==> flow/design.v (excerpt) <==
module MACRegister(
    input clk,
    input rst,
    input [1:0] opcode,
    input [15:0] a,
    input [15:0] b,
    output [31:0] dataOut
    );
clock: 21.5 ns
lec_check: 0
abc_area: 1
cap_margin: 5
cell_pad_in_sites_global_placement: 1
core_aspect_ratio: 1.38
core_margin: 2
core_utilization: 54
cts_cluster_diameter: 390
cts_cluster_size: 88
place_density: 0.42
setup_slack_margin: 0.74
slew_margin: 35
tns_end_percent: 25
run.sh (not shown) runs the stock make flow with config.mk's settings and CLKGATE_MAP_FILE=.
==> next run, changes <==
Settings changed: ABC_AREA 1 to default, CAP_MARGIN 5 to 0, CELL_PAD_IN_SITES_DETAIL_PLACEMENT from default to 1, CORE_ASPECT_RATIO 1.38 to 0.98, CORE_MARGIN 2 to 7, GPL_TIMING_DRIVEN from default to 0, MAX_ROUTING_LAYER from default to met5, PLACE_DENSITY 0.42 to default, PLACE_DENSITY_LB_ADDON from default to 0.08, SETUP_SLACK_MARGIN 0.74 to -0.87, SLEW_MARGIN 35 to 25, TNS_END_PERCENT 25 to 75.
Non-clock buffer count rose by 70.
Wire length goes up by 32%.
Global-route usage went up by 3.0 points.
==> next run, changes <==
Settings changed: CAP_MARGIN 0 to 35, CELL_PAD_IN_SITES_DETAIL_PLACEMENT 1 to default, CELL_PAD_IN_SITES_GLOBAL_PLACEMENT 1 to default, CORE_ASPECT_RATIO 0.98 to 1.11, CORE_UTILIZATION 54 to 40, CTS_CLUSTER_DIAMETER 390 to default, CTS_CLUSTER_SIZE 88 to default, GPL_TIMING_DRIVEN 0 to default, PLACE_DENSITY_LB_ADDON 0.08 to 0.25, SETUP_SLACK_MARGIN -0.87 to default, SLEW_MARGIN 25 to 20, TNS_END_PERCENT 75 to default.
Clock period 21.5 ns to 19.0 ns, I/O delays scaled along.
After rerunning: The changed run produced a clean layout. Global-route usage decreases by 11 points. Setup slack got worse by 0.25 ns. Area after synthesis is unchanged. Cell count came out higher by 2.2%. Clock-buffer cell count is higher by 1. Via count falls by 9.1%. Design area is about the same. Non-clock buffer count shrinks by 53. Hold slack is worse by 0.0052 ns.
==> next run, changes <==
Settings changed: ABC_AREA from default to 1, CAP_MARGIN 35 to 0, CORE_ASPECT_RATIO 1.11 to default, CORE_MARGIN 7 to 2, CORE_UTILIZATION 40 to 60, CTS_CLUSTER_DIAMETER from default to 189, CTS_CLUSTER_SIZE from default to 100, HOLD_SLACK_MARGIN from default to -0.09, MAX_ROUTING_LAYER met5 to default, PLACE_DENSITY_LB_ADDON 0.25 to default, SLEW_MARGIN 20 to 0.
After rerunning:
- fmax is about the same
- worst setup slack gains 0.037 ns
- via count rose by 8.8%
- synthesized cell count climbs by 25%
==> next run, changes <==
Settings changed: CAP_MARGIN 0 to 20, CORE_UTILIZATION 60 to 38, CTS_CLUSTER_DIAMETER 189 to 343.
Effect: Setup slack is better by 0.071 ns. Final area rose by 2.9%. Die size rose by 56%. Synthesized cell count is unchanged.

== run 1 ==
MACRegister again, from the RTL that the note above started with.
clock: 5.45 ns
lec_check: 0
cap_margin: 0
core_margin: 2
core_utilization: 72
cts_cluster_diameter: 378
cts_cluster_size: 13
place_density: 0.64
setup_slack_margin: 0.72
slew_margin: 20
Run 1 finished all stages; layout check result: FAIL, due to setup timing.
Input-level comparison between run 2 and run 1:
Settings: a change of CORE_UTILIZATION from 72 to 40; a deleted PLACE_DENSITY that had been 0.64; a deleted CTS_CLUSTER_SIZE that had been 13; a change of CAP_MARGIN from 0 to 20; a deleted CTS_CLUSTER_DIAMETER that had been 378; a change of SETUP_SLACK_MARGIN from 0.72 to 1.0; a change of the clock period (ns, I/O delays scaled along) from 5.45 to 17.7.
Results
Run 2 finished every stage and its layout cleared the timing, DRC and antenna checks. [run 2] actual slew at the worst max-slew pin rose 0.010 ns relative to run 1. Changes observed in run 2 relative to run 1: post-CTS setup-driven buffer insertion count decreased 3, number of stages on the worst setup path has decreased, utilization of the core after routing dropped 42 points. In run 2 the overall fraction of global-route tracks in use turned out 20 points lower than in run 1. In the route summary, run 2 ends up with a via count below that of run 1. As far as area taken by flip-flops and latches goes, run 2 and run 1 are indistinguishable; the numbers are identical.
For run 3, these inputs were changed with respect to run 2:
Settings: SETUP_SLACK_MARGIN: 1.0 -> 5.0.
Notes after the runs:
Worst setup slack of run 2 is on par with run 3.
The maximum cell stage delay along the critical path number comes out lower for run 2 vs run 3.
Run 3 against run 2: number of clock buffers in the layout -1, global-route wire length before repair increased 650 µm, overall via count from detail_route rose by 89.
Looking at wire length across both flows, run 3 is the weaker of the two, with run 2 ahead.
In run 3 the logic share of the area turned out 0.31 points higher than in run 2.
The lower final net count of run 3 and run 2 is in run 2.
Changes observed in run 3 relative to run 2: number of signal-net buffers in the layout +about 5%; worst hold slack increased 0.0039 ns.
The following lists how run 4 was set up differently from run 3:
Settings: CORE_ASPECT_RATIO now 1.11, previously not set; SETUP_SLACK_MARGIN no longer set, was 5.0; MAX_ROUTING_LAYER now met4, previously not set; the clock period (ns, I/O delays scaled along) now 19.0, was 17.7.
==> comparison <==
- The final reports for run 4 and run 3 show die width lower in the former.
- Going from run 3 to run 4, global-route usage has decreased, post-CTS setup buffer count went down.
- Any difference in area reported by Yosys stat between run 4 and run 3 is small enough to ignore.
- Die height in run 4 vs run 3: up 8.1 µm
- Flow for run 4 halted at detailed routing, error code DRT-0255.
- Die area essentially unchanged between run 4 and run 3.
- Initial core utilization essentially unchanged between run 4 and run 3.
- Summary of the comparison: post-cts repair resize count is lower in run 4, relative to run 3.

Starting RTL as in the previous note.
make LEC_CHECK=0 ABC_AREA=1 CAP_MARGIN=5 CORE_MARGIN=2 CORE_UTILIZATION=60 CTS_CLUSTER_DIAMETER=343 CTS_CLUSTER_SIZE=100 HOLD_SLACK_MARGIN=-0.09 PLACE_DENSITY=0.42 SLEW_MARGIN=0 finish   # period 19.0 ns
Then changed:
CAP_MARGIN = 20   (was 5)
CORE_UTILIZATION = 65   (was 60)
CTS_CLUSTER_DIAMETER = default   (was 343)
CTS_CLUSTER_SIZE = default   (was 100)
HOLD_SLACK_MARGIN = default   (was -0.09)
PLACE_DENSITY = default   (was 0.42)
SETUP_SLACK_MARGIN = 1.0   (was default)
SLEW_MARGIN = 20   (was 0)
clock period = 11.0 ns   (was 19.0 ns; I/O delays follow)
What happened: Now the flow completed, yet does not pass: negative setup slack; design area increases by 5.2%; die size decreases by 7.5%; sequential share of layout area decreases by 0.31 points; clock skew stays flat; wire length increases by 4.3%; synthesized area does not change; clock-buffer cell count is unchanged.
Then changed:
ABC_AREA = default   (was 1)
CORE_UTILIZATION = 71   (was 65)
clock period = 17.7 ns   (was 11.0 ns; I/O delays follow)
Effect: The changed run produced a clean layout; cell count is lower by about 18%; cell area went down by about 4.4%; global-route usage climbs by 4.0 points; worst setup slack gets better by 5.3 ns; clock-buffer cell count stays the same.
Then changed:
CORE_UTILIZATION = 65   (was 71)
clock period = 19.2 ns   (was 17.7 ns; I/O delays follow)
After rerunning: Global-route usage went down by 2.8 points; routed wire length decreases by 5.0%; clock skew hardly moves; clock-buffer cell count stays the same; synthesized cell count stays the same; cell area shrinks by 2.9%.
Then changed:
CORE_UTILIZATION = 70   (was 65)
CTS_CLUSTER_SIZE = 13   (was default)
SETUP_SLACK_MARGIN = default   (was 1.0)
clock period = 5.45 ns   (was 19.2 ns; I/O delays follow)
The new run produced a layout that fails on negative setup slack.
Worst setup slack loses 11 ns.
Global-route usage increases by 6.8 points.
Wire length rises by a quarter to a third.
Final cell count rises by a few percent.
Final area increases by roughly a tenth.
Worst hold slack gets better by 0.0085 ns.
Die size fell by a few percent.
